==> flow/design.v <==
module exponent_multiplier (
    i_clk, i_rst_n,
    i_load, i_start, i_select,
    i_A, i_B,
    o_done, led_select, o_P,
	seg_i_A_ten, seg_i_A_unit, 
	seg_i_B_ten, seg_i_B_unit, 
	seg_o_P_thousand, seg_o_P_hundred, seg_o_P_ten, seg_o_P_unit
);
    input wire i_clk, i_rst_n;
    input wire i_load, i_start, i_select;
    input [3:0] i_A, i_B;
    output reg o_done, led_select;
    output reg [29:0] o_P;
	output reg [6:0] seg_i_A_ten, seg_i_A_unit;
	output reg [6:0] seg_i_B_ten, seg_i_B_unit;
	output reg [6:0] seg_o_P_thousand, seg_o_P_hundred, seg_o_P_ten, seg_o_P_unit;
    parameter IDLE = 3'b000, LOAD = 3'b001, CALC = 3'b010, FINISH = 3'b011;
    reg [2:0] current_state;
    reg [3:0] reg_A, reg_B;
	reg [3:0] led_reg_A, led_reg_B;
    reg [19:0] reg_A_shift;
    reg [29:0] reg_P_exp;
    reg [7:0] reg_P_mul;
    reg [3:0] counter_exp;
    reg [2:0] index_bit_B;
    reg exp_done, mul_done;
    always @(posedge i_clk or negedge i_rst_n) begin
        if (!i_rst_n) begin
            reg_A <= 4'b0;
            reg_B <= 4'b0;
            reg_P_exp <= 30'b1;
            reg_P_mul <= 8'b0;
            reg_A_shift <= 20'b0;
			led_reg_A <= 4'b0;	
			led_reg_B <= 4'b0;	
            o_done <= 0;
			led_select <= 0;
            o_P <= 30'b0;
            counter_exp <= 4'b0;
            index_bit_B <= 3'b0;
            exp_done <= 0;
            mul_done <= 0;
            current_state <= IDLE;
        end
        else begin
            case (current_state)
                IDLE: begin
                    reg_A <= 4'b0;
                    reg_B <= 4'b0;
                    reg_P_exp <= 30'b1;
                    reg_P_mul <= 8'b0;
                    reg_A_shift <= 20'b0;
                    o_done <= 0;
					led_select <= 0;
                    o_P <= 30'b0;
                    counter_exp <= 4'b0;
                    index_bit_B <= 3'b0;
                    exp_done <= 0;
                    mul_done <= 0;
                    if (!i_load) begin 
                        reg_A <= i_A;
						led_reg_A <= i_A;
                        reg_B <= i_B;
						led_reg_B <= i_B;
                        reg_A_shift <= {16'b0, i_A};
                        current_state <= LOAD;
                    end                    
                end    
                LOAD: begin                    
                    current_state <= (!i_start) ? CALC : LOAD;
                end
                CALC: begin
                    if (i_start) begin
                        if (!exp_done) begin
                            if (counter_exp < reg_B) begin
                                reg_P_exp <= reg_P_exp * reg_A;
                                counter_exp <= counter_exp + 1;
                            end
                            else begin
                                exp_done <= 1;
                            end
                        end
                        if (!mul_done) begin
                            if (index_bit_B < 4) begin
                                if (reg_B[index_bit_B]) begin
                                    reg_P_mul <= reg_P_mul + reg_A_shift[7:0];
                                end
                                reg_A_shift <= reg_A_shift << 1;
                                index_bit_B <= index_bit_B + 1;
                            end
                            else begin
                                mul_done <= 1;
                            end
                        end
                        if (exp_done && mul_done) begin
                            current_state <= FINISH;
                        end
                    end
                end
                FINISH: begin
                    o_done <= 1;
                    led_select <= !i_select;
                    if (!i_select) begin
                        o_P <= reg_P_exp;
                    end
                    else if (i_select) begin
                        o_P <= {22'b0, reg_P_mul};
                    end
                    if (!i_start) begin
                        current_state <= IDLE;
                    end
                end
            endcase
        end
    end
	always @(*) begin                 
		case (led_reg_A % 10)
			4'd0: seg_i_A_unit = 7'b1000000;
			4'd1: seg_i_A_unit = 7'b1111001;
			4'd2: seg_i_A_unit = 7'b0100100;
			4'd3: seg_i_A_unit = 7'b0110000;
			4'd4: seg_i_A_unit = 7'b0011001;
			4'd5: seg_i_A_unit = 7'b0010010;
			4'd6: seg_i_A_unit = 7'b0000010;
			4'd7: seg_i_A_unit = 7'b1111000;
			4'd8: seg_i_A_unit = 7'b0000000;
			4'd9: seg_i_A_unit = 7'b0010000;
			default: seg_i_A_unit = 7'b1000000;
		endcase
		case (led_reg_A / 10)
			4'd0: seg_i_A_ten = 7'b1000000;
			4'd1: seg_i_A_ten = 7'b1111001;
			4'd2: seg_i_A_ten = 7'b0100100;
			4'd3: seg_i_A_ten = 7'b0110000;
			4'd4: seg_i_A_ten = 7'b0011001;
			4'd5: seg_i_A_ten = 7'b0010010;
			4'd6: seg_i_A_ten = 7'b0000010;
			4'd7: seg_i_A_ten = 7'b1111000;
			4'd8: seg_i_A_ten = 7'b0000000;
			4'd9: seg_i_A_ten = 7'b0010000;
			default: seg_i_A_ten = 7'b1000000;
		endcase
		case (led_reg_B % 10)
			4'd0: seg_i_B_unit = 7'b1000000;
			4'd1: seg_i_B_unit = 7'b1111001;
			4'd2: seg_i_B_unit = 7'b0100100;
			4'd3: seg_i_B_unit = 7'b0110000;
			4'd4: seg_i_B_unit = 7'b0011001;
			4'd5: seg_i_B_unit = 7'b0010010;
			4'd6: seg_i_B_unit = 7'b0000010;
			4'd7: seg_i_B_unit = 7'b1111000;
			4'd8: seg_i_B_unit = 7'b0000000;
			4'd9: seg_i_B_unit = 7'b0010000;
			default: seg_i_B_unit = 7'b1000000;
		endcase
		case (led_reg_B / 10)
			4'd0: seg_i_B_ten = 7'b1000000;
			4'd1: seg_i_B_ten = 7'b1111001;
			4'd2: seg_i_B_ten = 7'b0100100;
			4'd3: seg_i_B_ten = 7'b0110000;
			4'd4: seg_i_B_ten = 7'b0011001;
			4'd5: seg_i_B_ten = 7'b0010010;
			4'd6: seg_i_B_ten = 7'b0000010;
			4'd7: seg_i_B_ten = 7'b1111000;
			4'd8: seg_i_B_ten = 7'b0000000;
			4'd9: seg_i_B_ten = 7'b0010000;
			default: seg_i_B_ten = 7'b1000000;
		endcase
		case (o_P % 10)
			4'd0: seg_o_P_unit = 7'b1000000;
			4'd1: seg_o_P_unit = 7'b1111001;
			4'd2: seg_o_P_unit = 7'b0100100;
			4'd3: seg_o_P_unit = 7'b0110000;
			4'd4: seg_o_P_unit = 7'b0011001;
			4'd5: seg_o_P_unit = 7'b0010010;
			4'd6: seg_o_P_unit = 7'b0000010;
			4'd7: seg_o_P_unit = 7'b1111000;
			4'd8: seg_o_P_unit = 7'b0000000;
			4'd9: seg_o_P_unit = 7'b0010000;
			default: seg_o_P_unit = 7'b1000000;
		endcase
		case ((o_P / 10) % 10)
			4'd0: seg_o_P_ten = 7'b1000000;
			4'd1: seg_o_P_ten = 7'b1111001;
			4'd2: seg_o_P_ten = 7'b0100100;
			4'd3: seg_o_P_ten = 7'b0110000;
			4'd4: seg_o_P_ten = 7'b0011001;
			4'd5: seg_o_P_ten = 7'b0010010;
			4'd6: seg_o_P_ten = 7'b0000010;
			4'd7: seg_o_P_ten = 7'b1111000;
			4'd8: seg_o_P_ten = 7'b0000000;
			4'd9: seg_o_P_ten = 7'b0010000;
			default: seg_o_P_ten = 7'b1000000;
		endcase
		case ((o_P / 100) % 10)
			4'd0: seg_o_P_hundred = 7'b1000000;
			4'd1: seg_o_P_hundred = 7'b1111001;
			4'd2: seg_o_P_hundred = 7'b0100100;
			4'd3: seg_o_P_hundred = 7'b0110000;
			4'd4: seg_o_P_hundred = 7'b0011001;
			4'd5: seg_o_P_hundred = 7'b0010010;
			4'd6: seg_o_P_hundred = 7'b0000010;
			4'd7: seg_o_P_hundred = 7'b1111000;
			4'd8: seg_o_P_hundred = 7'b0000000;
			4'd9: seg_o_P_hundred = 7'b0010000;
			default: seg_o_P_hundred = 7'b1000000;
		endcase
		case ((o_P / 1000) % 10)
			4'd0: seg_o_P_thousand = 7'b1000000;
			4'd1: seg_o_P_thousand = 7'b1111001;
			4'd2: seg_o_P_thousand = 7'b0100100;
			4'd3: seg_o_P_thousand = 7'b0110000;
			4'd4: seg_o_P_thousand = 7'b0011001;
			4'd5: seg_o_P_thousand = 7'b0010010;
			4'd6: seg_o_P_thousand = 7'b0000010;
			4'd7: seg_o_P_thousand = 7'b1111000;
			4'd8: seg_o_P_thousand = 7'b0000000;
			4'd9: seg_o_P_thousand = 7'b0010000;
			default: seg_o_P_thousand = 7'b1000000;		
		endcase
    end
endmodule
Settings: LEC_CHECK=0, ABC_AREA=1, CAP_MARGIN=20, CELL_PAD_IN_SITES_GLOBAL_PLACEMENT=2, CORE_ASPECT_RATIO=1.98, CORE_MARGIN=2, CORE_UTILIZATION=40, CTS_CLUSTER_DIAMETER=66, CTS_CLUSTER_SIZE=33, GPL_ROUTABILITY_DRIVEN=0, MAX_ROUTING_LAYER=met4, MIN_ROUTING_LAYER=met1, PLACE_DENSITY_LB_ADDON=0.1, SLEW_MARGIN=20; clock period 49.3 ns.
run.sh (not shown) runs the stock make flow with config.mk's settings and CLKGATE_MAP_FILE=.
The baseline finished with setup timing left.
==> next run, changes <==
CELL_PAD_IN_SITES_GLOBAL_PLACEMENT = default   (was 2)
CORE_ASPECT_RATIO = default   (was 1.98)
CTS_CLUSTER_DIAMETER = default   (was 66)
CTS_CLUSTER_SIZE = 16   (was 33)
GPL_ROUTABILITY_DRIVEN = default   (was 0)
MAX_ROUTING_LAYER = default   (was met4)
MIN_ROUTING_LAYER = default   (was met1)
PLACE_DENSITY = 0.92   (was default)
PLACE_DENSITY_LB_ADDON = default   (was 0.1)
clock period = 50.0 ns   (was 49.3 ns; I/O delays follow)
After rerunning: The new run did not get past 5_1_grt. Die area hardly moves. Synthesized area does not change. Synthesized cell count is unchanged.
==> next run, changes <==
ABC_AREA = default   (was 1)
CELL_PAD_IN_SITES_GLOBAL_PLACEMENT = 3   (was default)
CTS_CLUSTER_SIZE = 32   (was 16)
GPL_ROUTABILITY_DRIVEN = 1   (was default)
GPL_TIMING_DRIVEN = 0   (was default)
PLACE_DENSITY = default   (was 0.92)
What happened: The changed run finished with timing, DRC and antenna clean; synthesized area came out lower by 0.87%; die area is lower by 0.86%; synthesized cell count went down by 20%.
==> next run, changes <==
CELL_PAD_IN_SITES_GLOBAL_PLACEMENT = default   (was 3)
CORE_UTILIZATION = 69   (was 40)
CTS_CLUSTER_DIAMETER = 253   (was default)
CTS_CLUSTER_SIZE = 100   (was 32)
GPL_ROUTABILITY_DRIVEN = default   (was 1)
GPL_TIMING_DRIVEN = default   (was 0)
PLACE_DENSITY = 0.6   (was default)
After rerunning:
- global-route usage rose by 13 points
- via count rose by 2.3%
- first-iteration DRC count came out higher by 75%
